## run A
## alu_top
module alu_top(clk, a, b, op, out, carry_out, over_flow, zero);
input clk;
input [31:0] a, b;
input [2:0] op;
output reg [31:0] out;
output reg carry_out, over_flow, zero;
reg [31:0] a_r, b_r;
reg [2:0] op_r;
wire [31:0] alu_out;
wire alu_carry_out, alu_over_flow, alu_zero;
ALU alu_core(a_r, b_r, op_r, alu_out, alu_carry_out, alu_over_flow, alu_zero);
always @(posedge clk) begin
	a_r <= a;
	b_r <= b;
	op_r <= op;
	out <= alu_out;
	carry_out <= alu_carry_out;
	over_flow <= alu_over_flow;
	zero <= alu_zero;
end
endmodule
export LEC_CHECK = 0
export CAP_MARGIN = 10
export CELL_PAD_IN_SITES_DETAIL_PLACEMENT = 1
export CORE_ASPECT_RATIO = 1.53
export CORE_MARGIN = 2
export CORE_UTILIZATION = 40
export HOLD_SLACK_MARGIN = 0.18
export PLACE_DENSITY_LB_ADDON = 0.17
export SLEW_MARGIN = 25
export TNS_END_PERCENT = 80
create_clock -name core_clock -period 14.5 [get_ports {clk}]
run.sh (not shown) runs the stock make flow with config.mk's settings and CLKGATE_MAP_FILE=.
Both conditions hold for run A: the flow ran to the end and the final layout passed the timing, DRC and antenna checks.
--- input diff run A..run B ---
- swapping 10 for 20 in CAP_MARGIN
- clearing CORE_ASPECT_RATIO, which used to be 1.53
- clearing CELL_PAD_IN_SITES_DETAIL_PLACEMENT, which used to be 1
- clearing PLACE_DENSITY_LB_ADDON, which used to be 0.17
- clearing TNS_END_PERCENT, which used to be 80
- swapping 25 for 20 in SLEW_MARGIN
- clearing HOLD_SLACK_MARGIN, which used to be 0.18
- swapping 14.5 for 14.2 in the clock period (ns, I/O delays scaled along)
## What came out
Sequential share of layout area essentially unchanged between run A and run B.
Clock network fraction of total power (run B over run A): increase, 3.5 points
On area enclosed by the die boundary, run A tracks run B almost exactly.
Re overall power of the completed layout: run A was lower than run B.
Run B vs run A: global-route usage down
In the final design statistics, run B uses fewer standard cells in total than run A.
diff inputs: run B => run C
- a change of the clock period (ns, I/O delays scaled along) from 14.2 to 14.5
Notes after the runs:
Leakage power of the design, run B and run C: smaller value in run C. Higher register-to-register slack goes to run C over run B. Looking at number of cell instances on the worst register-to-register path, run C sits 2.4% below run B. Taking run B as the reference, in run C worst setup slack went up, routed length on met1 went up, via count went down. The final reports for run C and run B show global-route usage lower in the former.
--- input diff run C..run D ---
- setting CTS_CLUSTER_DIAMETER to 305 for the first time
- changing CAP_MARGIN from 20 to 40
- setting PLACE_DENSITY_LB_ADDON to 0.08 for the first time
- setting CORE_ASPECT_RATIO to 0.5 for the first time
- setting TNS_END_PERCENT to 10 for the first time
- setting CTS_CLUSTER_SIZE to 98 for the first time
- changing CORE_MARGIN from 2 to 10
- changing CORE_UTILIZATION from 40 to 58
### Flow results
- Delta (run D minus run C): power spent charging and discharging nets increased 0.017 mW; part of the power in combinational logic increased 0.6 points; overall die height decreased 35 um.
- a_r[0] as the start point of the critical path was reported by run D, and alu_core.a_inv by run C.
- Re simple-gate share of the synthesized area: no difference whatsoever between run C and run D.
- From run C to run D the numbers moved as follows: clock input transition at the sequential cells of the worst setup and hold paths held, highest clock rate rose 0.64%.


harbor:
alu_top again, from the RTL that the note above started with.
// alu_top
module alu_top(clk, a, b, op, out, carry_out, over_flow, zero);
clock: 13.3 ns
lec_check: 0
abc_area: 1
cap_margin: 20
core_aspect_ratio: 1.2
core_margin: 2
core_utilization: 72
cts_cluster_diameter: 218
cts_cluster_size: 72
place_density_lb_addon: 0.14
setup_slack_margin: -0.72
slew_margin: 20
[harbor] flow finished | final checks: failed | reasons: negative setup slack
Input changes introduced in quartz (baseline for comparison: harbor):
- clearing CTS_CLUSTER_DIAMETER, which used to be 218
- clearing ABC_AREA, which used to be 1
- clearing PLACE_DENSITY_LB_ADDON, which used to be 0.14
- clearing SETUP_SLACK_MARGIN, which used to be -0.72
- clearing CORE_ASPECT_RATIO, which used to be 1.2
- swapping 72 for 40 in CORE_UTILIZATION
- clearing CTS_CLUSTER_SIZE, which used to be 72
- swapping 13.3 for 21.7 in the clock period (ns, I/O delays scaled along)
[summary]
Every stage of the flow completed for quartz, and the final layout passed the timing, DRC and antenna checks. Area figure in the yosys stat output was lower in harbor than in quartz. harbor → quartz: number of placement rows shows an increase of 9, final hold slack shows an increase of 0.045 ns. Summary of quartz over harbor: count of buffer and inverter cells on the critical path now sits higher, routed wire length now sits lower, part of the Yosys area used for sequential elements now sits lower.


alpha:
alu_top again, from the RTL that the note above started with.
==> flow/config.mk <==
export PLATFORM = sky130hd
export DESIGN_NAME = alu_top
export DESIGN_NICKNAME = alu_top
export VERILOG_FILES = /design/flow/design.v
export SDC_FILE = /design/flow/constraint.sdc
export NUM_CORES = 4
export LEC_CHECK = 0
export ABC_AREA = 0
export CAP_MARGIN = 20
export CELL_PAD_IN_SITES_DETAIL_PLACEMENT = 0
export CELL_PAD_IN_SITES_GLOBAL_PLACEMENT = 0
export CORE_ASPECT_RATIO = 1.04
export CORE_MARGIN = 2
export CORE_UTILIZATION = 70
export CTS_CLUSTER_DIAMETER = 132
export CTS_CLUSTER_SIZE = 20
export GPL_ROUTABILITY_DRIVEN = 0
export MAX_ROUTING_LAYER = met4
export PLACE_DENSITY_LB_ADDON = 0.16
export SETUP_SLACK_MARGIN = -0.37
export SLEW_MARGIN = 20
export TNS_END_PERCENT = 50
==> flow/constraint.sdc <==
create_clock -name core_clock -period 13.5 [get_ports {clk}]
set_input_delay 2.7000 -clock core_clock [delete_from_list [all_inputs] [get_ports {clk}]]
set_output_delay 2.7000 -clock core_clock [all_outputs]
set_load 0.01 [all_outputs]
alpha finished every stage; the final checks, however, were not passed, the failures being negative setup slack.
> inputs changed (alpha -> beta)
-- flow/config.mk --
<<< alpha, line 8
export ABC_AREA = 0
>>> beta, line 8
export ABC_AREA = 1
<<< alpha, line 11
export CELL_PAD_IN_SITES_GLOBAL_PLACEMENT = 0
export CORE_ASPECT_RATIO = 1.04
>>> beta, line 11
export CELL_PAD_IN_SITES_GLOBAL_PLACEMENT = 1
export CORE_ASPECT_RATIO = 1.76
<<< alpha, line 14
export CORE_UTILIZATION = 70
export CTS_CLUSTER_DIAMETER = 132
>>> beta, line 14
export CORE_UTILIZATION = 55
export CTS_CLUSTER_DIAMETER = 397
==> flow/constraint.sdc <==
create_clock -name core_clock -period 7.92 [get_ports {clk}]
set_input_delay 1.5840 -clock core_clock [delete_from_list [all_inputs] [get_ports {clk}]]
set_output_delay 1.5840 -clock core_clock [all_outputs]
set_load 0.01 [all_outputs]
--- outcome ---
STATUS run=beta STAGES=ALL_DONE FINAL_CHECKS=FAILED CAUSE=negative setup slack. Of beta and alpha, alpha shows the lower maximum clock frequency, with beta above it. On register-to-register slack: between beta and alpha, it ends up lower for beta. Looking at worst hold slack, beta sits 160 ps below alpha. Cmp beta vs alpha: non-clock inverter total of the final layout higher in beta. beta against alpha: number of antenna violations at the first check in global routing shrank by 1; xor/xnor cell area share of the yosys netlist saw an increase. beta vs alpha — non-clock buffer count rose 3.
#### Input delta (gamma over beta)
-- flow/config.mk --
<<< beta, line 8
export ABC_AREA = 1
>>> gamma, line 8
export ABC_AREA = 0
<<< beta, line 11
export CELL_PAD_IN_SITES_GLOBAL_PLACEMENT = 1
>>> gamma, line 11
export CELL_PAD_IN_SITES_GLOBAL_PLACEMENT = 0
<<< beta, line 13
export CORE_MARGIN = 2
export CORE_UTILIZATION = 55
>>> gamma, line 13
export CORE_MARGIN = 8
export CORE_UTILIZATION = 54
<<< beta, line 19
export PLACE_DENSITY_LB_ADDON = 0.16
export SETUP_SLACK_MARGIN = -0.37
>>> gamma, line 19
export PLACE_DENSITY = 0.35
export SETUP_SLACK_MARGIN = -0.23
==> flow/constraint.sdc <==
create_clock -name core_clock -period 14.1 [get_ports {clk}]
set_input_delay 2.8200 -clock core_clock [delete_from_list [all_inputs] [get_ports {clk}]]
set_output_delay 2.8200 -clock core_clock [all_outputs]
set_load 0.01 [all_outputs]
Results
Having completed the whole flow, gamma delivered a layout that passed the timing, DRC and antenna checks.
Compared with beta, gamma shows a power that is 0.00078 W lower.
Of gamma and beta, the lower area fraction in and, or, nand and nor cells after synthesis belongs to gamma.
The total cell area reported by yosys after synthesis of gamma is higher than that of beta.
Diff beta -> gamma | combinational gate area | up by a little under 10%
Portion of netlist area occupied by mux cells in gamma is 3.6 points higher than in beta
Note that the wire length of the first global-routing pass recorded for gamma amounts to 1.11 times the value seen in beta.
beta vs gamma, timing startpoint of the critical path: b_r[0] vs alu_core.a_inv
Diff gamma and beta: first-iteration DRC count lower in beta


Starting RTL as in the previous note.
make LEC_CHECK=0 ABC_AREA=1 CAP_MARGIN=20 CELL_PAD_IN_SITES_DETAIL_PLACEMENT=1 CELL_PAD_IN_SITES_GLOBAL_PLACEMENT=2 CORE_ASPECT_RATIO=0.65 CORE_MARGIN=7 CORE_UTILIZATION=36 CTS_CLUSTER_DIAMETER=57 CTS_CLUSTER_SIZE=85 GPL_ROUTABILITY_DRIVEN=1 HOLD_SLACK_MARGIN=0.06 MAX_ROUTING_LAYER=met4 PLACE_DENSITY_LB_ADDON=0.09 SETUP_SLACK_MARGIN=2.5 SLEW_MARGIN=5 TNS_END_PERCENT=50 finish   # period 14.1 ns
The first run passed the timing, DRC and antenna checks.
Then changed:
==> flow/config.mk (replaced) <==
export PLATFORM = sky130hd
export DESIGN_NAME = alu_top
export DESIGN_NICKNAME = alu_top
export VERILOG_FILES = /design/flow/design.v
export SDC_FILE = /design/flow/constraint.sdc
export NUM_CORES = 4
export LEC_CHECK = 0
export ABC_AREA = 0
export CAP_MARGIN = 35
export CELL_PAD_IN_SITES_DETAIL_PLACEMENT = 0
export CELL_PAD_IN_SITES_GLOBAL_PLACEMENT = 0
export CORE_ASPECT_RATIO = 1.76
export CORE_MARGIN = 8
export CORE_UTILIZATION = 52
export CTS_CLUSTER_DIAMETER = 397
export CTS_CLUSTER_SIZE = 100
export GPL_ROUTABILITY_DRIVEN = 0
export MAX_ROUTING_LAYER = met4
export PLACE_DENSITY = 0.54
export SETUP_SLACK_MARGIN = -0.23
export SLEW_MARGIN = 20
export TNS_END_PERCENT = 50
Outcome: Wire length is lower by 7.1%; critical path depth is lower by 3; power is higher by about 4%.
Then changed:
==> flow/config.mk (replaced) <==
export PLATFORM = sky130hd
export DESIGN_NAME = alu_top
export DESIGN_NICKNAME = alu_top
export VERILOG_FILES = /design/flow/design.v
export SDC_FILE = /design/flow/constraint.sdc
export NUM_CORES = 4
export LEC_CHECK = 0
export ABC_AREA = 1
export CAP_MARGIN = 0
export CELL_PAD_IN_SITES_DETAIL_PLACEMENT = 0
export CELL_PAD_IN_SITES_GLOBAL_PLACEMENT = 0
export CORE_ASPECT_RATIO = 1.03
export CORE_MARGIN = 2
export CORE_UTILIZATION = 72
export CTS_CLUSTER_DIAMETER = 397
export CTS_CLUSTER_SIZE = 20
export GPL_ROUTABILITY_DRIVEN = 0
export MAX_ROUTING_LAYER = met4
export PLACE_DENSITY_LB_ADDON = 0.16
export SETUP_SLACK_MARGIN = -0.37
export SLEW_MARGIN = 20
export TNS_END_PERCENT = 50
==> flow/constraint.sdc (replaced) <==
create_clock -name core_clock -period 12.4 [get_ports {clk}]
set_input_delay 2.4800 -clock core_clock [delete_from_list [all_inputs] [get_ports {clk}]]
set_output_delay 2.4800 -clock core_clock [all_outputs]
set_load 0.01 [all_outputs]
Result:
- With this change the flow ended with an error in global routing, error GRT-0116
- area after synthesis is lower by 3.4%
- die area fell by 43%
- synthesized cell count climbs by 7.6%
Then changed:
==> flow/config.mk (replaced) <==
export PLATFORM = sky130hd
export DESIGN_NAME = alu_top
export DESIGN_NICKNAME = alu_top
export VERILOG_FILES = /design/flow/design.v
export SDC_FILE = /design/flow/constraint.sdc
export NUM_CORES = 4
export LEC_CHECK = 0
export ABC_AREA = 1
export CAP_MARGIN = 35
export CORE_MARGIN = 2
export CORE_UTILIZATION = 70
export CTS_CLUSTER_SIZE = 15
export PLACE_DENSITY_LB_ADDON = 0.25
export SLEW_MARGIN = 20
The changed run failed in global routing (GRT-0232).
Area after synthesis does not change.
Synthesized cell count does not change.
Die size came out higher by a few percent.
Then changed:
==> flow/config.mk (replaced) <==
export PLATFORM = sky130hd
export DESIGN_NAME = alu_top
export DESIGN_NICKNAME = alu_top
export VERILOG_FILES = /design/flow/design.v
export SDC_FILE = /design/flow/constraint.sdc
export NUM_CORES = 4
export LEC_CHECK = 0
export CAP_MARGIN = 20
export CORE_MARGIN = 2
export CORE_UTILIZATION = 59
export SLEW_MARGIN = 20
==> flow/constraint.sdc (replaced) <==
create_clock -name core_clock -period 11.2 [get_ports {clk}]
set_input_delay 2.2400 -clock core_clock [delete_from_list [all_inputs] [get_ports {clk}]]
set_output_delay 2.2400 -clock core_clock [all_outputs]
set_load 0.01 [all_outputs]
Now the flow completed, yet does not pass: negative setup slack.
Synthesized area is higher by 3.5%.
Die area is higher by 22%.
Synthesized cell count is lower by 7.1%.


Starting RTL as in the previous note.
==> flow/config.mk <==
export PLATFORM = sky130hd
export DESIGN_NAME = alu_top
export DESIGN_NICKNAME = alu_top
export VERILOG_FILES = /design/flow/design.v
export SDC_FILE = /design/flow/constraint.sdc
export NUM_CORES = 4
export LEC_CHECK = 0
export ABC_AREA = 1
export CAP_MARGIN = 20
export CORE_ASPECT_RATIO = 1.43
export CORE_MARGIN = 2
export CORE_UTILIZATION = 65
export CTS_CLUSTER_DIAMETER = 256
export CTS_CLUSTER_SIZE = 94
export PLACE_DENSITY = 0.43
export SLEW_MARGIN = 20
==> flow/constraint.sdc <==
create_clock -name core_clock -period 7.18 [get_ports {clk}]
set_input_delay 1.4360 -clock core_clock [delete_from_list [all_inputs] [get_ports {clk}]]
set_output_delay 1.4360 -clock core_clock [all_outputs]
set_load 0.01 [all_outputs]
The first run finished but fails on setup timing.
Change:
ABC_AREA = default   (was 1)
CORE_ASPECT_RATIO = default   (was 1.43)
CORE_UTILIZATION = 18   (was 65)
CTS_CLUSTER_DIAMETER = default   (was 256)
CTS_CLUSTER_SIZE = default   (was 94)
PLACE_DENSITY = default   (was 0.43)
clock period = 14.2 ns   (was 7.18 ns; I/O delays follow)
=> The changed run went through all stages and came out clean; hold slack improves by 0.10 ns; total power shrinks by well over a third; routed wire length increases by roughly a tenth; worst setup slack gains 6.2 ns; register-to-register slack improves by 6.2 ns; clock skew climbs by 0.0041 ns; utilization shrinks by 64 points; final area rose by a few percent; count of clock-buffer cells in the layout does not change; global-route usage is lower by 23 points.
Change:
CORE_UTILIZATION = 58   (was 18)
clock period = 7.88 ns   (was 14.2 ns; I/O delays follow)
After rerunning: The new run finished but fails on setup timing; clock-buffer cell count rose by 1; routed wire length decreases by 6.1%; hold slack is worse by 0.022 ns; setup slack is worse by 5.9 ns; first-iteration DRC count shrinks by about 4.5%; total power is higher by about 80%; register-to-register slack gets worse by 5.9 ns; final cell count fell by about 20%; non-clock buffer count is higher by 63.
Change:
CORE_UTILIZATION = 65   (was 58)
CTS_CLUSTER_DIAMETER = 256   (was default)
CTS_CLUSTER_SIZE = 94   (was default)
clock period = 7.18 ns   (was 7.88 ns; I/O delays follow)
- The changed run finished but fails on setup timing
- worst hold slack improves by 0.029 ns
- wire length came out higher by 15%
- register-to-register slack degrades by 0.84 ns
- synthesized area does not change
- total power came out higher by 13%
- global-route usage came out higher by 7.7 points
- core utilization came out higher by 9.7 points
Change:
CORE_UTILIZATION = 72   (was 65)
CTS_CLUSTER_DIAMETER = default   (was 256)
CTS_CLUSTER_SIZE = 99   (was 94)
clock period = 13.7 ns   (was 7.18 ns; I/O delays follow)
The new run completed and failed the layout checks on setup timing.
Non-clock buffer count falls by 70.
Count of clock-buffer cells in the layout goes down by 1.
Register-to-register slack improves by 5.9 ns.
Sequential power drops by 47%.
Sequential share of layout area grows by 2.2 points.
Clock skew is lower by 0.0035 ns.
Critical path depth went down by 2.
Worst setup slack is better by 5.9 ns.
Routed wire length grows by 5.8%.
Synthesized cell count is unchanged.
Power is estimated from default activity; no workload was simulated.
